$ cat design/flow/design.v
`timescale 1ns/1ps
module SIMD(clk,rst,opcode,funct3,funct7,rd_data1,rd_data2,rd_data3,w_add,immed,instrc_add,wr_add,wr_data );
input clk;   
input rst;   
input [6:0] opcode;  
input [2:0] funct3;  
input [6:0] funct7;  
input [15:0] rd_data1;   
input [15:0] rd_data2;   
input [15:0] rd_data3;   
input [4:0] w_add;   
input [11:0] immed;  
output [6:0]instrc_add;
output [4:0] wr_add;     
output [15:0] wr_data;   
wire [1:0]mode;
reg [12:0]op;
wire [3:0]scr_r;
wire scr;
wire [2:0]op_r;
wire [1:0]mac_hl;
wire [15:0]sig_ex;
wire [6:0]n_instrc_add;
wire [1:0]alu_mode;
wire [12:0]alu_op;
wire alu_scr;
wire signed[15:0]source1;
wire [15:0]data2;
wire signed[15:0]source3;
wire [15:0]exsig_data;
wire signed[15:0]source2;
wire signed[7:0]source1_8_1;
wire signed[7:0]source1_8_2;
wire signed[7:0]source2_8_1;
wire signed[7:0]source2_8_2;
wire signed[7:0]source3_8_1;
wire signed[7:0]source3_8_2;
wire signed[3:0]source1_4_1;
wire signed[3:0]source1_4_2;
wire signed[3:0]source1_4_3;
wire signed[3:0]source1_4_4;
wire signed[3:0]source2_4_1;
wire signed[3:0]source2_4_2;
wire signed[3:0]source2_4_3;
wire signed[3:0]source2_4_4;
wire signed[3:0]source3_4_1;
wire signed[3:0]source3_4_2;
wire signed[3:0]source3_4_3;
wire signed[3:0]source3_4_4;
reg [15:0]result_reg;
reg [31:0]mul_reg;
reg[91:0] pip_reg;
reg [6:0] instrc_add;  
assign scr_r=opcode[3:0];
assign op_r=opcode[6:4];
assign mac_hl=funct7[1:0];
always @(posedge clk)
    begin
        if(!rst)
            instrc_add<=0;
        else
            instrc_add<=n_instrc_add;
    end
assign mode=(funct3==3'b001)? 2'b01:
            (funct3==3'b010)? 2'b10:
            (funct3==3'b100)? 2'b11:2'b00;
assign scr=(scr_r==4'b0011)? 1:0;
always @ (opcode or funct7 or mac_hl)
    begin
        case (opcode)
            7'b0111011:begin
                            case(funct7)
                                7'b0000000: op=13'b0000_0000_0000_1;  
                                7'b0100000: op=13'b0000_0000_0001_0;  
                                7'b1000001: op=13'b0000_0000_0010_0;  
                                7'b1000010: op=13'b0000_0000_0100_0;  
                                7'b0001000: op=13'b0000_0000_1000_0;  
                                7'b0010000: op=13'b0000_0001_0000_0;  
                                7'b0011000: op=13'b0000_0010_0000_0;  
                                7'b0110000: op=13'b0000_0100_0000_0;  
                                default:op=13'b0000_0000_0000_0;  
                            endcase
                        end
             7'b1001011:begin
                            case(mac_hl)
                                2'b01:op=13'b0000_1000_0000_0;  
                                2'b10:op=13'b0001_0000_0000_0;  
                                default:op=13'b0000_0000_0000_0;  
                            endcase
                        end
             7'b0100011:op=13'b0010_0000_0000_0;  
             7'b1100011:op=13'b0100_0000_0000_0;  
             7'b1010011:op=13'b1000_0000_0000_0;  
             default:op=13'b0000_0000_0000_0;  
        endcase                                   
    end
assign sig_ex={{4{immed[10]}},immed};
assign n_instrc_add=instrc_add+3'b100;
always @(posedge clk)
    begin
        if(!rst)
            pip_reg <=0;
        else
            begin
                pip_reg[1:0]<=mode;  
                pip_reg[14:2]<=op;  
                pip_reg[15]<=scr;  
                pip_reg[31:16]<= rd_data1;  
                pip_reg[47:32]<= rd_data2;  
                pip_reg[63:48]<= rd_data3;  
                pip_reg[68:64]<= w_add;  
                pip_reg[91:76]<= sig_ex; 
            end 
    end
assign alu_mode=pip_reg[1:0];
assign alu_op=pip_reg[14:2];
assign alu_scr=pip_reg[15];
assign source1=pip_reg[31:16];
assign data2=pip_reg[47:32];
assign source3=pip_reg[63:48];
assign wr_add=pip_reg[68:64];
assign exsig_data=pip_reg[91:76];
assign source2=(alu_scr==1'b0)? data2:exsig_data;
assign source1_8_1=source1[7:0];
assign source1_8_2=source1[15:8];
assign source2_8_1=source2[7:0];
assign source2_8_2=source2[15:8];
assign source3_8_1=source3[7:0];
assign source3_8_2=source3[15:8];
assign source1_4_1=source1[3:0];
assign source1_4_2=source1[7:4];
assign source1_4_3=source1[11:8];
assign source1_4_4=source1[15:12];
assign source2_4_1=source2[3:0];
assign source2_4_2=source2[7:4];
assign source2_4_3=source2[11:8];
assign source2_4_4=source2[15:12];
assign source3_4_1=source3[3:0];
assign source3_4_2=source3[7:4];
assign source3_4_3=source3[11:8];
assign source3_4_4=source3[15:12];
always @(alu_op or alu_mode or source1 or source2 or source3 or source1_8_1 or source1_8_2 or 
         source2_8_1 or source2_8_2 or source3_8_1 or source3_8_2 or source1_4_1 or source1_4_2 or
         source1_4_3 or source1_4_4 or source2_4_1 or source2_4_2 or source2_4_3 or source2_4_4 or
         source3_4_1 or source3_4_2 or source3_4_3 or source3_4_3 or source3_4_4)
    begin
        mul_reg=0;
        result_reg=0;
        case(alu_op)
           13'b0000_0000_0000_1:begin
                                    case(alu_mode)
                                        2'b01:result_reg=source1+source2;  
                                        2'b10:result_reg={source1_8_2+source2_8_2,source1_8_1+source2_8_1};  
                                        2'b11:result_reg={source1_4_4+source2_4_4,source1_4_3+source2_4_3,source1_4_2+source2_4_2,source1_4_1+source2_4_1};  
                                        default:result_reg=0;
                                    endcase
                                end
           13'b0000_0000_0001_0:begin
                                    case(alu_mode)
                                        2'b01:result_reg=source1-source2;  
                                        2'b10:result_reg={source1_8_2-source2_8_2,source1_8_1-source2_8_1};  
                                        2'b11:result_reg={source1_4_4-source2_4_4,source1_4_3-source2_4_3,source1_4_2-source2_4_2,source1_4_1-source2_4_1};  
                                        default:result_reg=0;                       
                                    endcase
                                end
           13'b0000_0000_0010_0:begin
                                    case(alu_mode)
                                        2'b01:begin
                                                mul_reg=source1*source2;  
                                                result_reg=mul_reg[15:0];  
                                              end
                                        2'b10:begin
                                                mul_reg[15:0]=source1_8_1*source2_8_1;  
                                                mul_reg[31:16]=source1_8_2*source2_8_2;
                                                result_reg={mul_reg[23:16],mul_reg[7:0]}; 
                                              end
                                        2'b11:begin
                                                mul_reg[7:0]=source1_4_1*source2_4_1;  
                                                mul_reg[15:8]=source1_4_2*source2_4_2;
                                                mul_reg[23:16]=source1_4_3*source2_4_3;
                                                mul_reg[31:24]=source1_4_4*source2_4_4;
                                                result_reg={mul_reg[27:24],mul_reg[19:16],mul_reg[11:8],mul_reg[3:0]}; 
                                              end
                                        default:begin
                                                    result_reg=0;
                                                    mul_reg=0;
                                                end
                                    endcase
                                end
           13'b0000_0000_0100_0:begin
                                    case(alu_mode)
                                        2'b01:begin 
                                                mul_reg=source1*source2;  
                                                result_reg=mul_reg[31:16];  
                                              end
                                        2'b10:begin
                                                mul_reg[15:0]=source1_8_1*source2_8_1;  
                                                mul_reg[31:16]=source1_8_2*source2_8_2;
                                                result_reg={mul_reg[31:24],mul_reg[15:8]}; 
                                              end
                                        2'b11:begin
                                                mul_reg[7:0]=source1_4_1*source2_4_1;  
                                                mul_reg[15:8]=source1_4_2*source2_4_2;
                                                mul_reg[23:16]=source1_4_3*source2_4_3;
                                                mul_reg[31:24]=source1_4_4*source2_4_4;
                                                result_reg={mul_reg[31:28],mul_reg[23:20],mul_reg[15:12],mul_reg[7:4]}; 
                                              end
                                        default:begin
                                                    result_reg=0;
                                                    mul_reg=0;
                                                end
                                    endcase
                                end
           13'b0000_0000_1000_0:result_reg=source1&source2;  
           13'b0000_0001_0000_0:result_reg=source1|source2;  
           13'b0000_0010_0000_0:result_reg=source1^source2;  
           13'b0000_0100_0000_0:result_reg=~source1;  
           13'b0000_1000_0000_0:begin
                                    case(alu_mode)
                                        2'b01:begin
                                                mul_reg=source1*source2+{{16{1'b0}},source3};  
                                                result_reg=mul_reg[15:0];  
                                              end
                                        2'b10:begin
                                                mul_reg[15:0]=source1_8_1*source2_8_1+{{8{1'b0}},source3_8_1};  
                                                mul_reg[31:16]=source1_8_2*source2_8_2+{{8{1'b0}},source3_8_2};
                                                result_reg={mul_reg[23:16],mul_reg[7:0]}; 
                                              end
                                        2'b11:begin
                                                mul_reg[7:0]=source1_4_1*source2_4_1+{{4{1'b0}},source3_4_1};  
                                                mul_reg[15:8]=source1_4_2*source2_4_2+{{4{1'b0}},source3_4_2};
                                                mul_reg[23:16]=source1_4_3*source2_4_3+{{4{1'b0}},source3_4_3};
                                                mul_reg[31:24]=source1_4_4*source2_4_4+{{4{1'b0}},source3_4_4};
                                                result_reg={mul_reg[27:24],mul_reg[19:16],mul_reg[11:8],mul_reg[3:0]}; 
                                              end
                                        default:begin
                                                    result_reg=0;
                                                    mul_reg=0;
                                                end
                                    endcase
                                end
           13'b0001_0000_0000_0:begin
                                    case(alu_mode)
                                        2'b01:begin
                                                mul_reg=source1*source2+{{16{1'b0}},source3};  
                                                result_reg=mul_reg[31:16];  
                                              end
                                        2'b10:begin
                                                mul_reg[15:0]=source1_8_1*source2_8_1+{{8{1'b0}},source3_8_1};  
                                                mul_reg[31:16]=source1_8_2*source2_8_2+{{8{1'b0}},source3_8_2};
                                                result_reg={mul_reg[31:24],mul_reg[15:8]}; 
                                              end
                                        2'b11:begin
                                                mul_reg[7:0]=source1_4_1*source2_4_1+{{4{1'b0}},source3_4_1};  
                                                mul_reg[15:8]=source1_4_2*source2_4_2+{{4{1'b0}},source3_4_2};
                                                mul_reg[23:16]=source1_4_3*source2_4_3+{{4{1'b0}},source3_4_3};
                                                mul_reg[31:24]=source1_4_4*source2_4_4+{{4{1'b0}},source3_4_4};
                                                result_reg={mul_reg[31:28],mul_reg[23:20],mul_reg[15:12],mul_reg[7:4]}; 
                                              end
                                        default:begin
                                                    result_reg=0;
                                                    mul_reg=0;
                                                end                                    
                                    endcase
                                end
           13'b0010_0000_0000_0:result_reg=(source1<<source2);  
           13'b0100_0000_0000_0:result_reg=(source1>>source2);  
           13'b1000_0000_0000_0:result_reg=(source1<<<source2);  
           default:result_reg=0;
        endcase
    end
assign wr_data=result_reg;
endmodule
$ cat design/flow/run.sh
#!/bin/bash
# the make line also repeats each setting of config.mk as NAME=value (left out here)
make -C /OpenROAD-flow-scripts/flow DESIGN_CONFIG=/design/flow/config.mk WORK_HOME=/design/flow/orfs CLKGATE_MAP_FILE= finish
$ cat design/flow/config.mk
export PLATFORM = sky130hd
export DESIGN_NAME = SIMD
export DESIGN_NICKNAME = SIMD
export VERILOG_FILES = /design/flow/design.v
export SDC_FILE = /design/flow/constraint.sdc
export NUM_CORES = 4
export LEC_CHECK = 0
export CAP_MARGIN = 20
export CORE_MARGIN = 2
export CORE_UTILIZATION = 72
export MAX_ROUTING_LAYER = met4
export PLACE_DENSITY_LB_ADDON = 0.25
export SLEW_MARGIN = 30
$ cat design/flow/constraint.sdc
create_clock -name core_clock -period 9.19 [get_ports {clk}]
set_input_delay 1.8380 -clock core_clock [delete_from_list [all_inputs] [get_ports {clk}]]
set_output_delay 1.8380 -clock core_clock [all_outputs]
set_load 0.01 [all_outputs]
==> Changelog: implementation, run 1 <==
## Implementation

* Status: did not finish
* Fail Step: global routing
* First Err: [ERROR GRT-0116] Global routing finished with congestion. Check the congestion regions in the DRC Viewer.
* DP Cell Count at around 5000
* Multiplexer share of the synthesized area at about 1.7%
* Post-synth seq share at roughly 5.2%
* # Cells Yosys at about 4000
* H-tree depth at 3
* Core Region at around 0.045 sq mm
* FP Rows at between 70 and 80
* Yosys warns at 1
* Hold buffer count at cts at 0
* Die W at approximately 220 microns
* Fraction of registers with async set/reset at 0%
* Cell area after synthesis at roughly 0.033 sq mm
* GRT Total Usage at between 70% and 80%
* Clk buf depth at 2
* Yosys top cell by area: fa_1
* RD Place Congestion at 1.22
* Count of cell types in the netlist at 81
* And+or+nand+nor area frac at about an eighth
* Main logic family: adder cells
* Adder-cell area share of the yosys netlist at between 50% and 60%
* Area share of xor/xnor cells in the synthesized design at about 4.4%
* Most common reg cell: dfxtp_1
* Mapped Cells at just under 4000
* AO/OA Area Share at about an eighth
* YS chip area at roughly 0.033 sq mm
* Post-synth regs at 86
* Clk sinks at about 86
* Yosys top cell by instances: inv_1
* I/O Buffers at approximately 110
* TritonCTS Buffers at 9
* Die y size at ~220 microns
* Post-synth EDFFs at 0
* Syn avg cell area at ~8.5 sq um
* IO Pins at between 100 and 150
* Synth top area cells: fa_1 36%, ha_1 15%, inv_1 10%, dfxtp_1 5.2%, nand2_1 3.3%
* Congestion Overflow GR at 11
* Root buffer cell: clkbuf_16
* Fp_density at 72.9%
* Die area at between 0.04 and 0.05 sq mm
* Top cell area share at 35.9%
* Post-DP HPWL at roughly 110000 microns
* Most frequent cells after synthesis: 925 x inv_1, 593 x fa_1, 401 x ha_1
[through the flow]
stage               worst slack (ns)  cell area [sq um]  total power (uW)
CTS                           -0.297              39900              5180
detailed placement            -0.972              38600              4410
global placement              -0.803              38600              4190
floorplan                     0.0265              33100              2620
[routing by layer]
layer | track usage [%] | overflow
met5 | - | -
met4 | 64.1 | 7
met3 | 49.9 | 0
met2 | 88.6 | 3
met1 | 70.9 | 1
[what timing repair did]
action | in CTS
buffers inserted | 48
gates resized | 202
pin swaps | 64
endpoints found under the setup margin | 16
==> inputs of run 2 (changes only) <==
Settings changed: CAP_MARGIN 20 to 35, CTS_CLUSTER_DIAMETER from default to 379, CTS_CLUSTER_SIZE from default to 20, GPL_TIMING_DRIVEN from default to 1, PLACE_DENSITY_LB_ADDON 0.25 to 0.05, SETUP_SLACK_MARGIN from default to 1.19, SLEW_MARGIN 30 to 20.
Clock period 9.19 ns to 9.36 ns, I/O delays scaled along.
==> run 2 against run 1 <==
The flow again stops in global routing. Die area did not move. Synthesized cell count did not move. Area after synthesis did not move.
==> Changelog: implementation, run 2 <==
## Implementation

* Fail Step: global routing
* Most frequent cells after synthesis: 925 x inv_1, 593 x fa_1, 401 x ha_1
* YS chip area at 0.0331 sq mm (unchanged)
* Post-synth EDFFs at 0 (unchanged)
* Fp_density at 72.9% (unchanged)
* Main logic family: adder cells
* H-tree depth at 3 (unchanged)
* Area share of xor/xnor cells in the synthesized design at 4.45% (unchanged)
* First Err: [ERROR GRT-0232] Routing congestion too high. Check the congestion heatmap in the GUI.
* Clk sinks at 86 (unchanged)
* Yosys warns at 1 (unchanged)
* Yosys top cell by area: fa_1
* Post-DP HPWL at 107000 microns (-6.2%)
* DP Cell Count at 4829 (-3.3%)
* Synth top area cells: fa_1 36%, ha_1 15%, inv_1 10%, dfxtp_1 5.2%, nand2_1 3.3%
* AO/OA Area Share at 12.6% (unchanged)
* Top cell area share at 35.9% (unchanged)
* Multiplexer share of the synthesized area at 1.65% (unchanged)
* Placed inst area at 0.0375 sq mm (-2.7%)
* Die y size at 218 microns (unchanged)
* TritonCTS Buffers at 9 (unchanged)
* Post-synth regs at 86 (unchanged)
* Status: did not finish
* Yosys top cell by instances: inv_1
* # Cells Yosys at 3901 (unchanged)
* FP Rows at 78 (unchanged)
* Syn avg cell area at 8.48 sq um (unchanged)
* Post-synth seq share at 5.20% (unchanged)
* Congestion Overflow GR at 23
* Adder-cell area share of the yosys netlist at 51.0% (unchanged)
* Mapped Cells at 3901 (unchanged)
* Root buffer cell: clkbuf_16
* Die area at 0.0477 sq mm (unchanged)
* Fraction of registers with async set/reset at 0% (unchanged)
* Core Region at 0.0454 sq mm (unchanged)
* Clk buf depth at 2 (unchanged)
* Most common reg cell: dfxtp_1
* IO Pins at 112 (unchanged)
* GRT Total Usage at ~73%
* Die W at 218 microns (unchanged)
* And+or+nand+nor area frac at 12.7% (unchanged)
* I/O Buffers at 109 (unchanged)
* RD Place Congestion at 1.29 (+5.8%)
* Hold buffer count at cts at 0 (unchanged)
* Cell area after synthesis at 0.0331 sq mm (unchanged)
* Count of cell types in the netlist at 81 (unchanged)
==> run 2: repair_timing <==
item / CTS
buffers inserted: 47
setup endpoints to repair: 16
pin swaps: 133
resized: 300
==> run 2: stage by stage <==
stage / util (%) / power, uW / setup slack, ns
2_1_floorplan: - / 2690 / 0.560
3_3_place_gp: 82.6 / 4000 / -0.142
3_5_place_dp: 82.7 / 4210 / -0.410
4_1_cts: 86.3 / 5010 / 0.00486
==> run 2: per-layer routing <==
layer | GRT usage, % | overflow
met5 | - | -
met4 | 64.5 | 7
met3 | 58.4 | 1
met1 | 72.5 | 0
met2 | 88.1 | 15
==> inputs of run 3 (changes only) <==
Settings changed: CAP_MARGIN 35 to 20, CTS_CLUSTER_DIAMETER 379 to 307, CTS_CLUSTER_SIZE 20 to 95, GPL_TIMING_DRIVEN 1 to default, MAX_ROUTING_LAYER met4 to default, PLACE_DENSITY from default to 0.38, PLACE_DENSITY_LB_ADDON 0.05 to default, SETUP_SLACK_MARGIN 1.19 to default, TNS_END_PERCENT from default to 5.
Clock period 9.36 ns to 6.13 ns, I/O delays scaled along.
==> run 3 against run 2 <==
The run again fails in global routing. Die area did not move. Synthesized cell count did not move. Area after synthesis did not move.
==> Changelog: implementation, run 3 <==
## Implementation

* Main logic family: adder cells
* Post-synth regs at 86 (unchanged)
* Clk sinks at 86 (unchanged)
* Yosys top cell by area: fa_1
* Cell area after synthesis at 0.0331 sq mm (unchanged)
* Area share of xor/xnor cells in the synthesized design at 4.45% (unchanged)
* AO/OA Area Share at 12.6% (unchanged)
* Core Region at 0.0454 sq mm (unchanged)
* Count of cell types in the netlist at 81 (unchanged)
* GRT Total Usage at a little over four fifths
* # Cells Yosys at 3901 (unchanged)
* Hold buffer count at cts at 0 (unchanged)
* Top cell area share at 35.9% (unchanged)
* IO Pins at 112 (unchanged)
* Post-DP HPWL at 127000 microns (+18%)
* Most common reg cell: dfxtp_1
* Worst slack, placed at -3.46 ns (-3.05 ns)
* Yosys warns at 1 (unchanged)
* RD Place Congestion at 1.30 (+1.1%)
* Fail Step: global routing
* DP Cell Count at 5361 (+11%)
* H-tree depth at 3 (unchanged)
* Status: did not finish
* Yosys top cell by instances: inv_1
* Placed inst area at 0.0414 sq mm (+10%)
* Multiplexer share of the synthesized area at 1.65% (unchanged)
* Die y size at 218 microns (unchanged)
* Syn avg cell area at 8.48 sq um (unchanged)
* And+or+nand+nor area frac at 12.7% (unchanged)
* Adder-cell area share of the yosys netlist at 51.0% (unchanged)
* Die W at 218 microns (unchanged)
* I/O Buffers at 109 (unchanged)
* Die area at 0.0477 sq mm (unchanged)
* Mapped Cells at 3901 (unchanged)
* Root buffer cell: clkbuf_16
* Post-synth EDFFs at 0 (unchanged)
* Fp_density at 72.9% (unchanged)
* Clk buf depth at 2 (unchanged)
* Post-synth seq share at 5.20% (unchanged)
* YS chip area at 0.0331 sq mm (unchanged)
* First Err: [ERROR GRT-0116] Global routing finished with congestion. Check the congestion regions in the DRC Viewer.
* Congestion Overflow GR at a little under 900
* Fraction of registers with async set/reset at 0% (unchanged)
* Most frequent cells after synthesis: 925 x inv_1, 593 x fa_1, 401 x ha_1
* TritonCTS Buffers at 9 (unchanged)
* FP Rows at 78 (unchanged)
* Synth top area cells: fa_1 36%, ha_1 15%, inv_1 10%, dfxtp_1 5.2%, nand2_1 3.3%
## run 3: timing repair
action	in CTS
pin swaps	52
resized	176
buffers inserted	14
setup endpoints to repair	16
## run 3: per-stage QoR
step                      setup TNS (ns)  hold WS [ns]  power, uW  utilization (%)
after CTS                         -41.57         0.500       8050             93.3
after floorplan                   -28.30         0.476       4000                -
after global placement            -44.84         0.457       6640             91.2
after detailed placement          -48.88         0.467       7100             91.2
## run 3: routing by layer
layer  GRT overflow  GRT usage, %
met1             16          80.2
met2            536           101
met3             19          69.9
met4            291          84.1
met5              3          48.4
==> inputs of run 4 (changes only) <==
Settings changed: CORE_UTILIZATION 72 to 70, CTS_CLUSTER_DIAMETER 307 to 322, CTS_CLUSTER_SIZE 95 to 20, GPL_TIMING_DRIVEN from default to 1, MAX_ROUTING_LAYER from default to met4, PLACE_DENSITY 0.38 to 0.64, SETUP_SLACK_MARGIN from default to 1.31, TNS_END_PERCENT 5 to default.
Clock period 6.13 ns to 9.16 ns, I/O delays scaled along.
==> run 4 against run 3 <==
The flow again stops in global routing. Synthesized cell count unchanged. Area after synthesis unchanged. Die area up 2.8%.
==> Changelog: implementation, run 4 <==
## Implementation

* Cell area after synthesis at 0.0331 sq mm (unchanged)
* And+or+nand+nor area frac at 12.7% (unchanged)
* DP Cell Count at 5009 (-6.6%)
* Post-DP HPWL at 110000 microns (-13%)
* I/O Buffers at 109 (unchanged)
* Congestion Overflow GR at 13
* Most common reg cell: dfxtp_1
* AO/OA Area Share at 12.6% (unchanged)
* Status: did not finish
* Adder-cell area share of the yosys netlist at 51.0% (unchanged)
* # Cells Yosys at 3901 (unchanged)
* TritonCTS Buffers at 9 (unchanged)
* Top cell area share at 35.9% (unchanged)
* YS chip area at 0.0331 sq mm (unchanged)
* Most frequent cells after synthesis: 925 x inv_1, 593 x fa_1, 401 x ha_1
* Core Region at 0.0466 sq mm (+2.6%)
* First Err: [ERROR GRT-0232] Routing congestion too high. Check the congestion heatmap in the GUI.
* Yosys top cell by instances: inv_1
* Fail Step: global routing
* FP Rows at 79 (+1.3%)
* Post-synth EDFFs at 0 (unchanged)
* Post-synth regs at 86 (unchanged)
* GRT Total Usage at between 60% and 70%
* Yosys warns at 1 (unchanged)
* Mapped Cells at 3901 (unchanged)
* Syn avg cell area at 8.48 sq um (unchanged)
* Synth top area cells: fa_1 36%, ha_1 15%, inv_1 10%, dfxtp_1 5.2%, nand2_1 3.3%
* RD Place Congestion at 1.33 (+2.5%)
* Die W at 221 microns (+1.4%)
* Multiplexer share of the synthesized area at 1.65% (unchanged)
* Clk buf depth at 2 (unchanged)
* Die y size at 221 microns (+1.4%)
* H-tree depth at 3 (unchanged)
* IO Pins at 112 (unchanged)
* Die area at 0.0490 sq mm (+2.8%)
* Fraction of registers with async set/reset at 0% (unchanged)
* Clk sinks at 86 (unchanged)
* Post-synth seq share at 5.20% (unchanged)
* Fp_density at 71.1% (-1.8 points)
* Area share of xor/xnor cells in the synthesized design at 4.45% (unchanged)
* Root buffer cell: clkbuf_16
* Count of cell types in the netlist at 81 (unchanged)
* Yosys top cell by area: fa_1
* Main logic family: adder cells
-- run 4: layer usage --
metal  GRT usage, %  GRT overflow
met5              -             -
met4           67.0             2
met3           49.8             0
met2           88.2            11
met1           68.6             0
-- run 4: metrics by stage --
stage,power (uW),instance area [sq um],setup WS (ns)
floorplan,2780,33700,0.402
global placement,4390,38900,-0.361
detailed placement,4570,38900,-0.513
CTS,5240,40300,-0.251
-- run 4: repair_timing --
action / in CTS
cloned: 2
hold buffers: 0
pin swaps: 109
gates resized: 239
endpoints found under the setup margin: 16
setup buffers: 41
==> inputs of run 5 (changes only) <==
Settings changed: ABC_AREA from default to 1, CORE_UTILIZATION 70 to 33, CTS_CLUSTER_DIAMETER 322 to default, CTS_CLUSTER_SIZE 20 to 35, GPL_TIMING_DRIVEN 1 to 0, MAX_ROUTING_LAYER met4 to default, PLACE_DENSITY 0.64 to 0.81, SETUP_SLACK_MARGIN 1.31 to default, SLEW_MARGIN 20 to 35.
Clock period 9.16 ns to 18.5 ns, I/O delays scaled along.
==> run 5 against run 4 <==
The run now finishes clean. Synthesized cell count up 23%. Area after synthesis up 5.0%. Die area up 120%.
==> Changelog: implementation, run 5 <==
### Changed

* FP Rows at 118 (+49%)
* Hold path depth at 1
* Clk pwr share at around a tenth
* Fraction of registers with async set/reset at 0% (unchanged)
* DRT iter0 DRCs at 3588
* And+or+nand+nor area frac at 20.7% (+8.0 points)
* Fp_density at 33.4% (-38 points)
* Worst reg2reg endpoint: instrc_add[6]
* Clk_skew at 0.000607 ns
* Hold path endpoint: instrc_add[2]
* Most frequent cells after synthesis: 1229 x inv_1, 898 x nand2_1, 593 x fa_1
* Congestion Overflow GR at 0
* R2r startpoint: instrc_add[2]
* Crit path buf inv count at 8
* # Cells Yosys at 4800 (+23%)
* Post-synth seq share at 4.96% (-0.25 points)
* Peak fanout along the critical path at 10
* Max-cap violations at 0
* Req. time, crit path at ~15 ns
* TritonRoute pass-1 iters at 6
* Main logic family: adder cells
* Status: complete, no violations
* Cell internal pwr at 875 uW
* Hold_ws at 0.469 ns
* YS chip area at 0.0347 sq mm (+5.0%)
* Max incr delay on CP at ~0.86 ns
* FMAX at ~72 MHz
* DRC errors left at 0
* CP Launch Point: pip_reg[15]
* DR WL/cell at 24.1 microns
* Hold Vio Cnt, Final at 0
* RD Place Congestion at 1.05 (-22%)
* Reg power frac at a little under a tenth
* IO Pins at 112 (unchanged)
* First-pass GRT wire length at roughly 220000 microns
* Post-layout min period at between 10 and 15 ns
* Core Region at 0.104 sq mm (+120%)
* Syn avg cell area at 7.23 sq um (-15%)
* Yosys top cell by instances: inv_1
* RSZ-0062 raised after global routing: false
* Critical Path AT at 10.16 ns
* Relative slew margins at between 20 and 30%
* TNS Setup at 0 ns
* Root buffer cell: clkbuf_16
* Slew Viols, Final at 0
* Part of the power in combinational logic at a little over 80%
* Mapped Cells at 4800 (+23%)
* Clk buf depth at 2 (unchanged)
* Post-synth EDFFs at 0 (unchanged)
* Multiplexer share of the synthesized area at 0% (-1.7 points)
* Worst Setup End Kind: primary output
* Critical path class: reg -> out
* Top Consumer: combinational cells
* Setup crit start kind: flip-flop
* Final count of negative-setup-slack endpoints at 0
* Vias in the first global route at 33037
* Synth top area cells: fa_1 34%, ha_1 14%, inv_1 13%, nand2_1 9.7%, dfxtp_1 5.0%
* P_seq at 205 uW
* Top cell area share at 34.2% (-1.7 points)
* Clock group power at between 200 and 250 uW
* Count of cell types in the netlist at 57 (-30%)
* Area share of xor/xnor cells in the synthesized design at 1.44% (-3.0 points)
* Critical path destination: wr_data[15]
* I/O Buffers at 108 (-0.92%)
* Worst-path clk slew at roughly 0.08 ns
* Worst slew pin tran at 1.06 ns
* R2R depth at 6
* PnR Total Power at approximately 2200 uW
* Clk sinks at 86 (unchanged)
* GRT Total Usage at about 28%
* Total power divided by cell area at just under 60 mW/mm^2
* Final nets at 6001
* Hold Crit Class: reg -> reg
* Post-DRT Antenna Nets at 0
* Die y size at 328 microns (+48%)
* Adder-cell area share of the yosys netlist at 48.6% (-2.4 points)
* Net Sw Frac at 60.3%
* Setup Buffers After CTS at 0 (-100%)
* Initial antenna violation count at 4
* CTS tree: yes
* Yosys top cell by area: fa_1
* Total Routed Length at 152000 microns
* Post-DP HPWL at 132000 microns (+20%)
* Min-delay src: instrc_add[2]
* Maximum VDD drop at roughly 44 uV
* CP max stage cell: o21ai_0
* Most common reg cell: dfxtp_1
* Cell area after synthesis at 0.0347 sq mm (+5.0%)
* R2R setup slack at about 17 ns
* Sw Pwr at 1330 uW
* Delay-heaviest family, CP: adder cells
* Largest net degree at the start of global routing at 20
* Die W at 328 microns (+48%)
* Worst skew pair latency at 0.40 ns
* P_comb at approximately 1800 uW
* Layout area overhead at 9.35%
* Most common cell on crit path: fa_1
* Post_cts resized at 0 (-100%)
* Post-synth regs at 86 (unchanged)
* Final period util at 74.9%
* H-tree depth at 3 (unchanged)
* Routed vias at between 30000 and 40000
* Vias per cell at around 5.3
* TritonCTS Buffers at 9 (unchanged)
* AO/OA Area Share at 9.27% (-3.4 points)
* Fin util at a little over a third
* Die area at 0.108 sq mm (+120%)
* Hold buffer count at cts at 0 (unchanged)
* Critical path depth in cells at 26
* Leak at 0.0201 uW
* Tool warnings at around 71
* Yosys warns at 1 (unchanged)
run 5: metrics by stage:
stage / cells / area (sq um) / worst slack, ns
after detailed placement: 6292 / 37600 / 5.30
after global routing: 6308 / 38000 / 4.46
after CTS: 6308 / 38000 / 4.83
final: 6309 / 38000 / 4.64
after global placement: 6289 / 37500 / 5.25
after floorplan: 4801 / 34700 / 8.22
run 5: cell type report:
type,instances,area (sq um)
clock buffer,9,225
buffer,116,536
tap,1380,1730
antenna,1,2.50
sequential,86,1720
clock inverter,7,86.3
fill,11132,66000
multi-input combinational,3346,27900
timing repair buffer,111,1110
inverter,1253,4700
run 5: metal layers:
layer	GRT usage, %	up-vias	wire, microns	part of all wire [%]
li1	-	14894	-	-
met1	37.5	16290	61700	41
met2	42.5	1791	64000	42
met3	7.25	329	17100	11
met4	14.5	0	9270	6.1
met5	0	-	0	0
==> inputs of run 6 (changes only) <==
Settings changed: ABC_AREA 1 to default, CAP_MARGIN 20 to 25, CELL_PAD_IN_SITES_DETAIL_PLACEMENT from default to 0, CORE_UTILIZATION 33 to 25, CTS_CLUSTER_SIZE 35 to default, GPL_ROUTABILITY_DRIVEN from default to 1, GPL_TIMING_DRIVEN 0 to default, MIN_ROUTING_LAYER from default to met1, PLACE_DENSITY 0.81 to default, PLACE_DENSITY_LB_ADDON from default to 0.09, SETUP_SLACK_MARGIN from default to 0.28, SLEW_MARGIN 35 to 10, TNS_END_PERCENT from default to 55.
Clock period 18.5 ns to 11.2 ns, I/O delays scaled along.
==> run 6 against run 5 <==
Still clean on timing, DRC and antenna. Routed wire length rose by 2.5%. Final area fell by 0.66%. Setup slack got worse by 4.2 ns. Via count fell by 16%. Largest cell class unchanged. Highest routed layer is now met5.
==> Changelog: implementation, run 6 <==
### Changed

* Status: complete, no violations
* Die y size at 368 microns (+12%)
* Root buffer cell: clkbuf_16
* Setup ws final at 0.453 ns (-4.19 ns)
* Post-synth EDFFs at 0 (unchanged)
* DRC errors left at 0 (unchanged)
* FP Rows at 133 (+13%)
* Yosys warns at 1 (unchanged)
* Top cell area share at 35.9% (+1.7 points)
* CP Launch Point: pip_reg[15]
* Hold Vio Cnt, Final at 0 (unchanged)
* Part of the power in combinational logic at 81.1% (-0.2 points)
* Die W at 368 microns (+12%)
* First-pass GRT wire length at 224000 microns (+1.4%)
* Worst-path clk slew at 0.08 ns (about the same)
* Yosys top cell by area: fa_1
* Peak fanout along the critical path at 14 (+4)
* Main logic family: adder cells
* Max-cap violations at 0 (unchanged)
* And+or+nand+nor area frac at 12.7% (-8.0 points)
* Post-synth regs at 86 (unchanged)
* P_comb at 3020 uW (+69%)
* Congestion Overflow GR at 0 (unchanged)
* RD Place Congestion at 0.987 (-5.7%)
* Vias in the first global route at 29877 (-9.6%)
* Worst slew pin tran at 1.05 ns (-0.00952 ns)
* TritonRoute pass-1 iters at 6 (unchanged)
* Post-layout min period at 10.75 ns
* TritonCTS Buffers at 9 (unchanged)
* Vias per cell at 4.80 (-9.0%)
* Setup crit start kind: flip-flop
* # Cells Yosys at 3901 (-19%)
* Fraction of registers with async set/reset at 0% (unchanged)
* Routed vias at 27944 (-16%)
* Clk sinks at 86 (unchanged)
* Total Routed Length at 156000 microns (+2.5%)
* Fill cells at 14438 (+30%)
* Clk_skew at 0.000929 ns (+0.000322 ns)
* Hold_ws at 0.488 ns (+0.0195 ns)
* Yosys top cell by instances: inv_1
* Clk buf depth at 2 (unchanged)
* Synth top area cells: fa_1 36%, ha_1 15%, inv_1 10%, dfxtp_1 5.2%, nand2_1 3.3%
* Multiplexer share of the synthesized area at 1.65% (+1.7 points)
* Final count of negative-setup-slack endpoints at 0 (unchanged)
* Hold Crit Class: reg -> reg
* Initial antenna violation count at 8 (+4)
* RSZ-0062 raised after global routing: true
* Count of cell types in the netlist at 81 (+42%)
* I/O Buffers at 109 (+0.93%)
* Most common reg cell: dfxtp_1
* Top Consumer: combinational cells
* Core Region at 0.131 sq mm (+26%)
* Critical path class: reg -> out
* Critical Path AT at 8.51 ns (-1.65 ns)
* Cell area after synthesis at 0.0331 sq mm (-4.7%)
* Worst slack, placed at -0.0852 ns (-5.39 ns)
* Req. time, crit path at 8.96 ns (-5.84 ns)
* Max incr delay on CP at 0.64 ns (-0.22 ns)
* Crit path buf inv count at 10 (+2)
* CP max stage cell: clkdlybuf4s50_1
* Relative slew margins at 29.1% (-0.11 points)
* FMAX at a little over 90 MHz
* Critical path destination: wr_data[7]
* Slew Viols, Final at 0 (unchanged)
* DR WL/cell at 26.8 microns (+11%)
* H-tree depth at 3 (unchanged)
* Mapped Cells at 3901 (-19%)
* Final period util at 96.0% (+21 points)
* Min-delay src: instrc_add[2]
* DRT iter0 DRCs at 2107 (-41%)
* Most common cell on crit path: fa_1
* Post-DP HPWL at 133000 microns (+0.64%)
* Fp_density at 25.2% (-8.2 points)
* Reg power frac at 9.2% (about the same)
* Sw Pwr at 2100 uW (+59%)
* GRT Total Usage at 23.2% (-5.1 points)
* Delay-heaviest family, CP: adder cells
* Worst Setup End Kind: primary output
* Largest net degree at the start of global routing at 77 (+290%)
* R2R setup slack at 10.13 ns (-7.34 ns)
* CTS tree: yes
* Hold path depth at 1 (unchanged)
* Post-synth seq share at 5.20% (+0.25 points)
* Clock group power at 364 uW (+77%)
* IO Pins at 112 (unchanged)
* Final nets at 5137 (-14%)
* Clk pwr share at 9.8% (+0.4 points)
* Critical path depth in cells at 28 (+7.7%)
* PnR Total Power at 3730 uW (+69%)
* P_seq at 342 uW (+67%)
* Adder-cell area share of the yosys netlist at 51.0% (+2.4 points)
* Layout area overhead at 14.0%
* Worst reg2reg endpoint: instrc_add[6]
* Post-DRT Antenna Nets at 0 (unchanged)
* R2R depth at 4 (-2)
* Tool warnings at 73 (+2.8%)
* AO/OA Area Share at 12.6% (+3.4 points)
* Die area at 0.135 sq mm (+25%)
* Net Sw Frac at 56.5% (-3.8 points)
* Worst skew pair latency at 0.41 ns (about the same)
* Most frequent cells after synthesis: 925 x inv_1, 593 x fa_1, 401 x ha_1
* Total power divided by cell area at 98.8 mW/mm^2 (+70%)
* Hold path endpoint: instrc_add[2]
* Maximum VDD drop at 83.4 uV (+89%)
* Leak at 0.0186 uW (-7.4%)
* Diodes inserted at 0 (-1)
* Cell internal pwr at 1620 uW (+85%)
* Area share of xor/xnor cells in the synthesized design at 4.45% (+3.0 points)
* R2r startpoint: instrc_add[2]
* YS chip area at 0.0331 sq mm (-4.7%)
* Syn avg cell area at 8.48 sq um (+17%)
[run 6: final cells by class]
class | instances | area [sq um] | area share (%)
clock buffer | 9 | 225 | 0.597
clock inverter | 7 | 86.3 | 0.229
inverter | 942 | 3540 | 9.39
multi-input combinational | 2739 | 27500 | 72.9
sequential | 86 | 1730 | 4.58
tap | 1755 | 2200 | 5.82
timing repair buffer | 281 | 2440 | 6.47
[run 6: metrics by stage]
step,instance area (sq um),cells,util (%),TNS (ns)
after detailed placement,37200,5799,28.3,-0.0852
final,37700,5819,28.7,0
after CTS,37600,5816,28.6,0
after global placement,37200,5798,28.3,-0.0708
after floorplan,33100,3902,-,0
after global routing,37700,5819,28.7,0
[run 6: metal layers]
metal	vias up	part of all wire (%)	GRT usage [%]	routed length [microns]
li1	12722	-	-	-
met1	14258	45	31.2	69500
met4	4	3.4	6.71	5290
met3	175	4.3	2.34	6780
met2	785	48	39.3	74300
met5	-	0.017	0	27
[run 6: timing repair]
item / in CTS / in global routing
endpoints found under the setup margin: 14 / 14
pin swaps: 1 / 5
cloned: 0 / 0
setup buffers: 1 / 3
endpoints found under the hold margin: 0 / 0
hold buffers: 0 / 0
gates resized: 27 / 28
==> inputs of run 7 (changes only) <==
Settings changed: ABC_AREA from default to 1, CAP_MARGIN 25 to 20, CELL_PAD_IN_SITES_DETAIL_PLACEMENT 0 to default, CORE_ASPECT_RATIO from default to 1.15, CORE_UTILIZATION 25 to 60, GPL_ROUTABILITY_DRIVEN 1 to default, MIN_ROUTING_LAYER met1 to default, PLACE_DENSITY_LB_ADDON 0.09 to default, SETUP_SLACK_MARGIN 0.28 to default, SLEW_MARGIN 10 to 20, TNS_END_PERCENT 55 to default.
Clock period 11.2 ns to 4.18 ns, I/O delays scaled along.
==> run 7 against run 6 <==
Synthesized cell count up 23%. Die area down 56%. Area after synthesis up 5.0%. The flow now stops in global routing.
==> Changelog: implementation, run 7 <==
## Implementation

* Placed inst area at 0.0451 sq mm (+21%)
* Adder-cell area share of the yosys netlist at 48.6% (-2.4 points)
* AO/OA Area Share at 9.27% (-3.4 points)
* Multiplexer share of the synthesized area at 0% (-1.7 points)
* Die area at 0.0598 sq mm (-56%)
* FP Rows at 94 (-29%)
* Main logic family: adder cells
* Die W at 228 microns (-38%)
* I/O Buffers at 109 (unchanged)
* YS chip area at 0.0347 sq mm (+5.0%)
* # Cells Yosys at 4800 (+23%)
* First Err: [ERROR GRT-0116] Global routing finished with congestion. Check the congestion regions in the DRC Viewer.
* Yosys top cell by area: fa_1
* Post-DP HPWL at 134000 microns (+0.72%)
* Congestion Overflow GR at approximately 76
* Count of cell types in the netlist at 57 (-30%)
* Status: did not finish
* Clk sinks at 86 (unchanged)
* Clk buf depth at 2 (unchanged)
* TritonCTS Buffers at 9 (unchanged)
* H-tree depth at 3 (unchanged)
* Fraction of registers with async set/reset at 0% (unchanged)
* Cell area after synthesis at 0.0347 sq mm (+5.0%)
* Post-synth regs at 86 (unchanged)
* Yosys warns at 1 (unchanged)
* Worst slack, placed at -3.97 ns (-3.88 ns)
* Mapped Cells at 4800 (+23%)
* Yosys top cell by instances: inv_1
* And+or+nand+nor area frac at 20.7% (+8.0 points)
* Most frequent cells after synthesis: 1229 x inv_1, 898 x nand2_1, 593 x fa_1
* GRT Total Usage at ~62%
* Area share of xor/xnor cells in the synthesized design at 1.44% (-3.0 points)
* RD Place Congestion at 1.11 (+13%)
* Post-synth EDFFs at 0 (unchanged)
* Fp_density at 60.6% (+35 points)
* IO Pins at 112 (unchanged)
* Die y size at 262 microns (-29%)
* Top cell area share at 34.2% (-1.7 points)
* Synth top area cells: fa_1 34%, ha_1 14%, inv_1 13%, nand2_1 9.7%, dfxtp_1 5.0%
* Fail Step: global routing
* Post-synth seq share at 4.96% (-0.25 points)
* Most common reg cell: dfxtp_1
* Core Region at 0.0573 sq mm (-56%)
* Root buffer cell: clkbuf_16
* Syn avg cell area at 7.23 sq um (-15%)
## run 7: per-layer routing
| metal | global-route usage [%] | GRT overflow |
|---|---|---|
| met1 | 64.5 | 0 |
| met2 | 86.9 | 35 |
| met3 | 34.3 | 0 |
| met4 | 61.5 | 41 |
| met5 | 11.2 | 0 |
## run 7: stage by stage
stage / hold slack, ns / TNS, ns / std cells
CTS: 0.492 / -55.38 / 6665
detailed placement: 0.470 / -61.22 / 6605
global placement: 0.455 / -58.74 / 6605
floorplan: 0.469 / -38.37 / 4801
## run 7: repair_timing
action                                  4_1_cts
endpoints found under the setup margin       16
pin swaps                                   174
setup buffers                                49
resized                                     411
hold buffers                                  0
==> inputs of run 8 (changes only) <==
Settings changed: CAP_MARGIN 20 to 0, CORE_ASPECT_RATIO 1.15 to 1.12, CORE_UTILIZATION 60 to 69, CTS_CLUSTER_DIAMETER from default to 361, CTS_CLUSTER_SIZE from default to 98, PLACE_DENSITY from default to 0.43, SETUP_SLACK_MARGIN from default to -0.42, TNS_END_PERCENT from default to 5.
Clock period 4.18 ns to 4.17 ns, I/O delays scaled along.
==> run 8 against run 7 <==
The flow again stops in global routing. Area after synthesis unchanged. Synthesized cell count unchanged. Die area decreased by 13%.
==> Changelog: implementation, run 8 <==
## Implementation

* Yosys warns at 1 (unchanged)
* Post-DP HPWL at 136000 microns (+1.9%)
* Die y size at 241 microns (-7.9%)
* Multiplexer share of the synthesized area at 0% (unchanged)
* AO/OA Area Share at 9.27% (unchanged)
* Fraction of registers with async set/reset at 0% (unchanged)
* Post-synth seq share at 4.96% (unchanged)
* Fail Step: global routing
* Yosys top cell by instances: inv_1
* GRT Total Usage at roughly 84%
* Die area at 0.0521 sq mm (-13%)
* Congestion Overflow GR at between 1500 and 2000
* Status: did not finish
* Most frequent cells after synthesis: 1229 x inv_1, 898 x nand2_1, 593 x fa_1
* Post-synth EDFFs at 0 (unchanged)
* FP Rows at 87 (-7.4%)
* Clk buf depth at 2 (unchanged)
* And+or+nand+nor area frac at 20.7% (unchanged)
* TritonCTS Buffers at 9 (unchanged)
* Syn avg cell area at 7.23 sq um (unchanged)
* Mapped Cells at 4800 (unchanged)
* I/O Buffers at 109 (unchanged)
* Area share of xor/xnor cells in the synthesized design at 1.44% (unchanged)
* Yosys top cell by area: fa_1
* Root buffer cell: clkbuf_16
* H-tree depth at 3 (unchanged)
* Die W at 216 microns (-5.4%)
* Count of cell types in the netlist at 57 (unchanged)
* Post-synth regs at 86 (unchanged)
* Top cell area share at 34.2% (unchanged)
* Hold buffer count at cts at 0 (unchanged)
* IO Pins at 112 (unchanged)
* Synth top area cells: fa_1 34%, ha_1 14%, inv_1 13%, nand2_1 9.7%, dfxtp_1 5.0%
* YS chip area at 0.0347 sq mm (unchanged)
* # Cells Yosys at 4800 (unchanged)
* Fp_density at 69.4% (+8.7 points)
* Cell area after synthesis at 0.0347 sq mm (unchanged)
* First Err: [ERROR GRT-0116] Global routing finished with congestion. Check the congestion regions in the DRC Viewer.
* RD Place Congestion at 1.19 (+6.9%)
* Core Region at 0.0501 sq mm (-13%)
* Most common reg cell: dfxtp_1
* Clk sinks at 86 (unchanged)
* Main logic family: adder cells
* Adder-cell area share of the yosys netlist at 48.6% (unchanged)
## run 8: stage by stage
step | area, sq um | setup WS, ns | instances
CTS | 45200 | -3.76 | 6473
detailed placement | 44200 | -3.95 | 6433
global placement | 44200 | -3.76 | 6433
floorplan | 35200 | -2.49 | 4801
## run 8: metal layers
layer | track usage, % | GRT overflow
met5 | 34.3 | 7
met4 | 89.7 | 451
met3 | 65.6 | 26
met2 | 105 | 1068
met1 | 79.0 | 35
## run 8: timing repair
action                                  4_1_cts
pin swaps                                    46
resized                                     204
gates cloned                                  0
buffers inserted                             27
endpoints found under the setup margin       16
==> inputs of run 9 (changes only) <==
Settings changed: ABC_AREA 1 to default, CAP_MARGIN 0 to 20, CORE_ASPECT_RATIO 1.12 to default, CORE_UTILIZATION 69 to 70, CTS_CLUSTER_DIAMETER 361 to 379, CTS_CLUSTER_SIZE 98 to 20, GPL_TIMING_DRIVEN from default to 1, MAX_ROUTING_LAYER from default to met4, PLACE_DENSITY 0.43 to default, PLACE_DENSITY_LB_ADDON from default to 0.05, SETUP_SLACK_MARGIN -0.42 to 1.19, TNS_END_PERCENT 5 to default.
Clock period 4.17 ns to 9.58 ns, I/O delays scaled along.
==> run 9 against run 8 <==
Now fails the layout checks on negative setup slack. Synthesized cell count fell by 19%. Area after synthesis fell by 4.7%. Die area is 6.0% lower.
==> Changelog: implementation, run 9 <==
### Changed

* Status: finished with violations
* Violated Checks: negative setup slack
* Critical path class: reg -> out
* Final count of negative-setup-slack endpoints at 6
* Yosys top cell by instances: inv_1
* Fraction of registers with async set/reset at 0% (unchanged)
* Worst reg2reg endpoint: instrc_add[6]
* Die area at 0.0490 sq mm (-6.0%)
* RD Place Congestion at 1.30 (+9.2%)
* Vias in the first global route at between 30000 and 40000
* Die y size at 221 microns (-8.3%)
* Die W at 221 microns (+2.5%)
* Hold Crit Class: reg -> reg
* H-tree depth at 3 (unchanged)
* Post-synth regs at 86 (unchanged)
* TNS Setup at -0.567 ns
* Peak fanout along the critical path at 10
* IO Pins at 112 (unchanged)
* Clk buf depth at 2 (unchanged)
* First-pass GRT wire length at just under 200000 microns
* Req. time, crit path at around 7.7 ns
* Hold buffer count at cts at 0 (unchanged)
* Most common cell on crit path: fa_1
* Hold path endpoint: instrc_add[2]
* Core Region at 0.0466 sq mm (-7.0%)
* Yosys top cell by area: fa_1
* Final nets at 5302
* Part of the power in combinational logic at a little over four fifths
* Design Area, Final at about 0.039 sq mm
* Delay-heaviest family, CP: adder cells
* Max-cap violations at 0
* R2r startpoint: instrc_add[2]
* DRT iter0 DRCs at between 5000 and 6000
* Most common reg cell: dfxtp_1
* FP Rows at 79 (-9.2%)
* Met1 Track Usage GR at approximately 60%
* Grt met2 use at 75.0%
* CP max stage cell: dfxtp_1
* Net Sw Frac at between 50% and 60%
* Total power divided by cell area at 134 mW/mm^2
* Cell internal pwr at 2390 uW
* Initial antenna violation count at 13
* Reg power frac at ~7.8%
* Root buffer cell: clkbuf_16
* Worst-path clk slew at 0.07 ns
* Area share of xor/xnor cells in the synthesized design at 4.45% (+3.0 points)
* Top cell area share at 35.9% (+1.7 points)
* Adder-cell area share of the yosys netlist at 51.0% (+2.4 points)
* Hold Vio Cnt, Final at 0
* Routed vias at ~32000
* Clk_skew at between 0.0002 and 0.00025 ns
* Fin util at between 80% and 90%
* Top Consumer: combinational cells
* Worst Setup End Kind: primary output
* Congestion Overflow GR at 0
* Sw Pwr at roughly 2800 uW
* YS chip area at 0.0331 sq mm (-4.7%)
* P_comb at around 4400 uW
* Critical Path AT at 7.87 ns
* Critical path destination: wr_data[11]
* DR WL/cell at between 20 and 30 microns
* Fill cells at between 2000 and 3000
* Mapped Cells at 3901 (-19%)
* R2R setup slack at 8.53 ns
* Met3 usage at between 20% and 30%
* Tool warnings at 74
* CTS tree: yes
* Cell area after synthesis at 0.0331 sq mm (-4.7%)
* Most Used Layer, Global Route: met2
* Worst skew pair latency at about 0.37 ns
* And+or+nand+nor area frac at 12.7% (-8.0 points)
* Post-DP HPWL at 103000 microns (-25%)
* Count of cell types in the netlist at 81 (+42%)
* Total Routed Length at between 100000 and 150000 microns
* Setup ws final at -0.206 ns
* Main logic family: adder cells
* Post-layout min period at 9.79 ns
* Post-synth EDFFs at 0 (unchanged)
* Fp_density at 71.1% (+1.7 points)
* Layout area overhead at 17.6%
* Setup crit start kind: flip-flop
* Most frequent cells after synthesis: 925 x inv_1, 593 x fa_1, 401 x ha_1
* Post-DRT Antenna Nets at 0
* Post-synth seq share at 5.20% (+0.25 points)
* CP Launch Point: pip_reg[19]
* Worst slew pin tran at about 1.3 ns
* Vias per cell at roughly 6.7
* DRC errors left at 0
* Crit path buf inv count at 5
* Multiplexer share of the synthesized area at 1.65% (+1.7 points)
* FMAX at slightly above 100 MHz
* Leak at a little under 0.02 uW
* RSZ-0062 raised after global routing: true
* I/O Buffers at 109 (unchanged)
* P_seq at roughly 400 uW
* R2R depth at 4
* Largest net degree at the start of global routing at between 70 and 80
* AO/OA Area Share at 12.6% (+3.4 points)
* Synth top area cells: fa_1 36%, ha_1 15%, inv_1 10%, dfxtp_1 5.2%, nand2_1 3.3%
* Clk pwr share at between 7 and 8%
* Clk sinks at 86 (unchanged)
* Critical path depth in cells at 23
* Placed inst area at 0.0369 sq mm (-17%)
* Hold path depth at 1
* Slew Viols, Final at 0
* Syn avg cell area at 8.48 sq um (+17%)
* # Cells Yosys at 3901 (-19%)
* Yosys warns at 1 (unchanged)
* Max incr delay on CP at 1.03 ns
* Relative slew margins at around 10%
* Maximum VDD drop at just under 500 uV
* Min-delay src: instrc_add[2]
* TritonRoute pass-1 iters at 22
* GRT Total Usage at around 54%
* Ordered list of cells on the worst path: buf_4, nand2_1, fa_2, fa_1, fa_1, inv_1, fa_1, inv_1, fa_1, fa_1, inv_1, ha_1, nand4_1, nor4_2, o211ai_1, nand3_1, a221o_1, and3_4, nor2_1, xnor2_1, a2111oi_2, o21ai_2, buf_2
* TritonCTS Buffers at 9 (unchanged)
* Clock group power at around 400 uW
* Final period util at 102%
run 9: final cells by class:
cell class / count / area, sq um / area share, %
Antenna cell: 16 / 40.0 / 0.103
Clock buffer: 10 / 239 / 0.614
Clock inverter: 6 / 68.8 / 0.177
Inverter: 942 / 3590 / 9.23
Multi-Input combinational cell: 2739 / 28600 / 73.6
Sequential cell: 86 / 1730 / 4.45
Tap cell: 607 / 759 / 1.95
Timing Repair Buffer: 446 / 3860 / 9.91
run 9: what timing repair did:
action                                  4_1_cts  5_1_grt
resized                                     224      128
pin swaps                                    87       88
endpoints found under the setup margin       16       16
buffers inserted                             44       25
run 9: per-stage QoR:
stage          setup WS, ns  hold slack (ns)  total power [uW]  instances
6_report             -0.206            0.475              5200       4852
5_1_grt              -0.248            0.499              5420       4850
4_1_cts               0.117            0.482              4590       4810
3_5_place_dp         -0.322            0.466              3930       4750
3_3_place_gp         -0.205            0.450              3820       4750
2_1_floorplan         0.736            0.476              2630       3902
run 9: routing by layer:
layer  share of wire [%]  wire, microns  vias to the layer above
met5                   0              0                        -
met4                  11          15000                        0
met3                  17          22400                     1263
met2                  40          52900                     2846
met1                  32          41700                    15294
li1                    -              -                    13064
==> inputs of run 10 (changes only) <==
Settings changed: ABC_AREA from default to 0, CELL_PAD_IN_SITES_GLOBAL_PLACEMENT from default to 1, CORE_ASPECT_RATIO from default to 0.73, CORE_UTILIZATION 70 to 33, CTS_CLUSTER_DIAMETER 379 to default, CTS_CLUSTER_SIZE 20 to 35, GPL_TIMING_DRIVEN 1 to 0, MIN_ROUTING_LAYER from default to met2, PLACE_DENSITY from default to 0.63, PLACE_DENSITY_LB_ADDON 0.05 to default, SETUP_SLACK_MARGIN 1.19 to 1.18, SLEW_MARGIN 20 to 35, TNS_END_PERCENT from default to 35.
Clock period 9.58 ns to 18.5 ns, I/O delays scaled along.
==> run 10 against run 9 <==
Area after synthesis stayed put. The run now fails in global routing. Die area is 110% higher. Synthesized cell count stayed put.
==> Changelog: implementation, run 10 <==
## Implementation

* Fraction of registers with async set/reset at 0% (unchanged)
* I/O Buffers at 109 (unchanged)
* YS chip area at 0.0331 sq mm (unchanged)
* RD Place Congestion at 1.12 (-13%)
* Root buffer cell: clkbuf_16
* Post-DP HPWL at 144000 microns (+40%)
* And+or+nand+nor area frac at 12.7% (unchanged)
* GRT Total Usage at 65.0%
* AO/OA Area Share at 12.6% (unchanged)
* Die y size at 275 microns (+24%)
* Main logic family: adder cells
* Most common reg cell: dfxtp_1
* Post-synth regs at 86 (unchanged)
* Yosys top cell by instances: inv_1
* Mapped Cells at 3901 (unchanged)
* IO Pins at 112 (unchanged)
* Clk buf depth at 2 (unchanged)
* Post_cts resized at 0 (-100%)
* TritonCTS Buffers at 9 (unchanged)
* Fail Step: global routing
* Area share of xor/xnor cells in the synthesized design at 4.45% (unchanged)
* # Cells Yosys at 3901 (unchanged)
* Adder-cell area share of the yosys netlist at 51.0% (unchanged)
* Clk sinks at 86 (unchanged)
* Yosys warns at 1 (unchanged)
* Post-synth EDFFs at 0 (unchanged)
* Multiplexer share of the synthesized area at 1.65% (unchanged)
* H-tree depth at 3 (unchanged)
* Congestion Overflow GR at 464
* Syn avg cell area at 8.48 sq um (unchanged)
* Core Region at 0.0996 sq mm (+110%)
* FP Rows at 99 (+25%)
* Hold buffer count at cts at 0 (unchanged)
* Post-synth seq share at 5.20% (unchanged)
* Most frequent cells after synthesis: 925 x inv_1, 593 x fa_1, 401 x ha_1
* Synth top area cells: fa_1 36%, ha_1 15%, inv_1 10%, dfxtp_1 5.2%, nand2_1 3.3%
* Count of cell types in the netlist at 81 (unchanged)
* Status: did not finish
* Die W at 375 microns (+69%)
* Die area at 0.103 sq mm (+110%)
* Yosys top cell by area: fa_1
* Top cell area share at 35.9% (unchanged)
* Fp_density at 33.2% (-38 points)
* First Err: [ERROR GRT-0116] Global routing finished with congestion. Check the congestion regions in the DRC Viewer.
* Cell area after synthesis at 0.0331 sq mm (unchanged)
* Setup Buffers After CTS at 0 (-100%)
## run 10: metal layers
metal,overflow,global-route usage (%)
met1,-,-
met2,17,69.4
met3,423,80.9
met4,24,28.7
met5,-,-
## run 10: per-stage QoR
step / setup slack, ns / util [%] / std cells / cell area, sq um / total power (uW)
after floorplan: 6.91 / - / 3902 / 33100 / 1300
after global placement: 0.983 / 36.0 / 5324 / 35800 / 1990
after detailed placement: 2.80 / 36.4 / 5334 / 36200 / 1990
after CTS: 2.31 / 36.7 / 5350 / 36500 / 2210
==> inputs of run 11 (changes only) <==
Settings changed: CAP_MARGIN 20 to 0, CELL_PAD_IN_SITES_GLOBAL_PLACEMENT 1 to default, CORE_ASPECT_RATIO 0.73 to default, CORE_MARGIN 2 to 4, CORE_UTILIZATION 33 to 34, CTS_CLUSTER_SIZE 35 to default, GPL_TIMING_DRIVEN 0 to default, MAX_ROUTING_LAYER met4 to default, MIN_ROUTING_LAYER met2 to met1, PLACE_DENSITY 0.63 to default, PLACE_DENSITY_LB_ADDON from default to 0.07, SETUP_SLACK_MARGIN 1.18 to 1.84, SLEW_MARGIN 35 to 20, TNS_END_PERCENT 35 to default.
Clock period 18.5 ns to 7.15 ns, I/O delays scaled along.
==> run 11 against run 10 <==
Now fails the layout checks on negative setup slack. Die area shrank 0.46%. Synthesized cell count did not move. Area after synthesis unchanged.
==> Changelog: implementation, run 11 <==
### Changed

* Status: finished with violations
* Violated Checks: negative setup slack
* Worst Setup End Kind: primary output
* Req. time, crit path at about 5.7 ns
* Post-layout min period at approximately 9.2 ns
* Most Used Layer, Global Route: met2
* Yosys top cell by instances: inv_1
* Maximum VDD drop at about 190 uV
* Adder-cell area share of the yosys netlist at 51.0% (unchanged)
* P_seq at roughly 530 uW
* Layout area overhead at 35.8%
* Cell area after synthesis at 0.0331 sq mm (unchanged)
* RD Place Congestion at 0.990 (-12%)
* Most common cell on crit path: fa_1
* Final period util at 129%
* Sw Pwr at around 3800 uW
* Hold_ws at roughly 0.48 ns
* Relative slew margins at approximately a fifth
* Crit path buf inv count at 7
* Critical path destination: wr_data[14]
* Final count of negative-setup-slack endpoints at 16
* RSZ-0062 raised after global routing: true
* Clock group power at roughly 510 uW
* Worst skew pair latency at around 0.38 ns
* AO/OA Area Share at 12.6% (unchanged)
* I/O Buffers at 109 (unchanged)
* And+or+nand+nor area frac at 12.7% (unchanged)
* PnR Total Power at between 7000 and 8000 uW
* CP Launch Point: pip_reg[15]
* Leak at approximately 0.023 uW
* Critical path class: reg -> out
* FP Rows at 114 (+15%)
* Hold path depth at 1
* R2R setup slack at 6.08 ns
* Congestion Overflow GR at 0
* IO Pins at 112 (unchanged)
* Delay-heaviest family, CP: adder cells
* Synth top area cells: fa_1 36%, ha_1 15%, inv_1 10%, dfxtp_1 5.2%, nand2_1 3.3%
* Fraction of registers with async set/reset at 0% (unchanged)
* Total power divided by cell area at 169 mW/mm^2
* CP max stage cell: fa_2
* Cell internal pwr at between 3000 and 4000 uW
* Min-delay src: instrc_add[2]
* Reg power frac at 7.0%
* Total Routed Length at around 150000 microns
* Post-synth seq share at 5.20% (unchanged)
* Placed inst area at 0.0430 sq mm (+19%)
* Part of the power in combinational logic at between 80 and 90%
* Fill cells at just under 10000
* CTS tree: yes
* Post-DRT Antenna Nets at 0
* Hold buffer count at cts at 0 (unchanged)
* Max-cap violations at 0
* Multiplexer share of the synthesized area at 1.65% (unchanged)
* Vias per cell at 5.07
* Top cell area share at 35.9% (unchanged)
* Clk sinks at 86 (unchanged)
* Die W at 320 microns (-15%)
* Vias in the first global route at about 33000
* Tool warnings at 74
* Die area at 0.102 sq mm (-0.46%)
* Mapped Cells at 3901 (unchanged)
* Initial antenna violation count at 2
* Fp_density at 34.3% (+1.0 points)
* Top Consumer: combinational cells
* Routed vias at 31015
* Critical path depth in cells at 26
* DR WL/cell at roughly 25 microns
* Root buffer cell: clkbuf_16
* Slew Viols, Final at 0
* Yosys warns at 1 (unchanged)
* Post-synth regs at 86 (unchanged)
* Clk_skew at ~0.0063 ns
* Design Area, Final at around 0.045 sq mm
* Count of cell types in the netlist at 81 (unchanged)
* Post-synth EDFFs at 0 (unchanged)
* Worst slew pin tran at about 1.2 ns
* Clk buf depth at 2 (unchanged)
* Hold path endpoint: instrc_add[2]
* GRT Total Usage at between 20 and 30%
* Net Sw Frac at roughly 50%
* TritonRoute pass-1 iters at 5
* Fin util at 46.5%
* Most common reg cell: dfxtp_1
* Critical Path AT at about 7.8 ns
* TritonCTS Buffers at 9 (unchanged)
* Clk pwr share at approximately 6.7%
* Post-DP HPWL at 132000 microns (-8.2%)
* Met3 usage at 3.73%
* H-tree depth at 3 (unchanged)
* R2r startpoint: instrc_add[2]
* Area share of xor/xnor cells in the synthesized design at 4.45% (unchanged)
* Grt met2 use at roughly half
* FMAX at about 110 MHz
* Hold Crit Class: reg -> reg
* Worst reg2reg endpoint: instrc_add[6]
* Diodes inserted at 0
* Most frequent cells after synthesis: 925 x inv_1, 593 x fa_1, 401 x ha_1
* # Cells Yosys at 3901 (unchanged)
* Core Region at 0.0966 sq mm (-3.0%)
* Main logic family: adder cells
* Setup crit start kind: flip-flop
* Setup ws final at -2.07 ns
* DRT iter0 DRCs at 2301
* R2R depth at 4
* First-pass GRT wire length at roughly 220000 microns
* Syn avg cell area at 8.48 sq um (unchanged)
* Worst-path clk slew at approximately 0.08 ns
* Peak fanout along the critical path at 5
* Final nets at 5920
* Largest net degree at the start of global routing at slightly below 80
* YS chip area at 0.0331 sq mm (unchanged)
* Hold Vio Cnt, Final at 0
* Yosys top cell by area: fa_1
* DRC errors left at 0
* Die y size at 320 microns (+17%)
* Max incr delay on CP at roughly 0.73 ns
* Met1 Track Usage GR at 38.1%
* P_comb at ~6600 uW
[run 11: timing repair]
action,CTS,global route
buffers inserted,37,14
setup endpoints to repair,16,16
gates cloned,1,0
gates resized,282,69
pin swaps,121,63
[run 11: stage by stage]
stage          setup WS (ns)  cells  setup TNS, ns
2_1_floorplan          -1.21   3902         -11.90
3_3_place_gp           -2.25   6055         -29.35
3_5_place_dp           -2.26   6055         -29.51
4_1_cts                -1.98   6109         -27.11
5_1_grt                -2.29   6123         -31.27
6_report               -2.07   6123         -28.18
[run 11: area by class of cell]
| type | count | area [sq um] | share of cell area, % |
|---|---|---|---|
| clock buffers | 9 | 225 | 0.501 |
| clock inverters | 7 | 72.6 | 0.162 |
| inverters | 942 | 3600 | 8.02 |
| multi-input cells | 2739 | 28700 | 64.0 |
| flip-flops and latches | 86 | 1730 | 3.85 |
| well taps | 1276 | 1600 | 3.55 |
| repair buffers | 1064 | 8970 | 20.0 |
[run 11: per-layer routing]
metal	routed length (microns)	up-vias
met1	62700	15427
li1	-	14290
met2	71900	1035
met5	25	-
met4	7200	4
met3	8880	259
Power figures rest on the tool's default switching activity, not on a simulated workload.
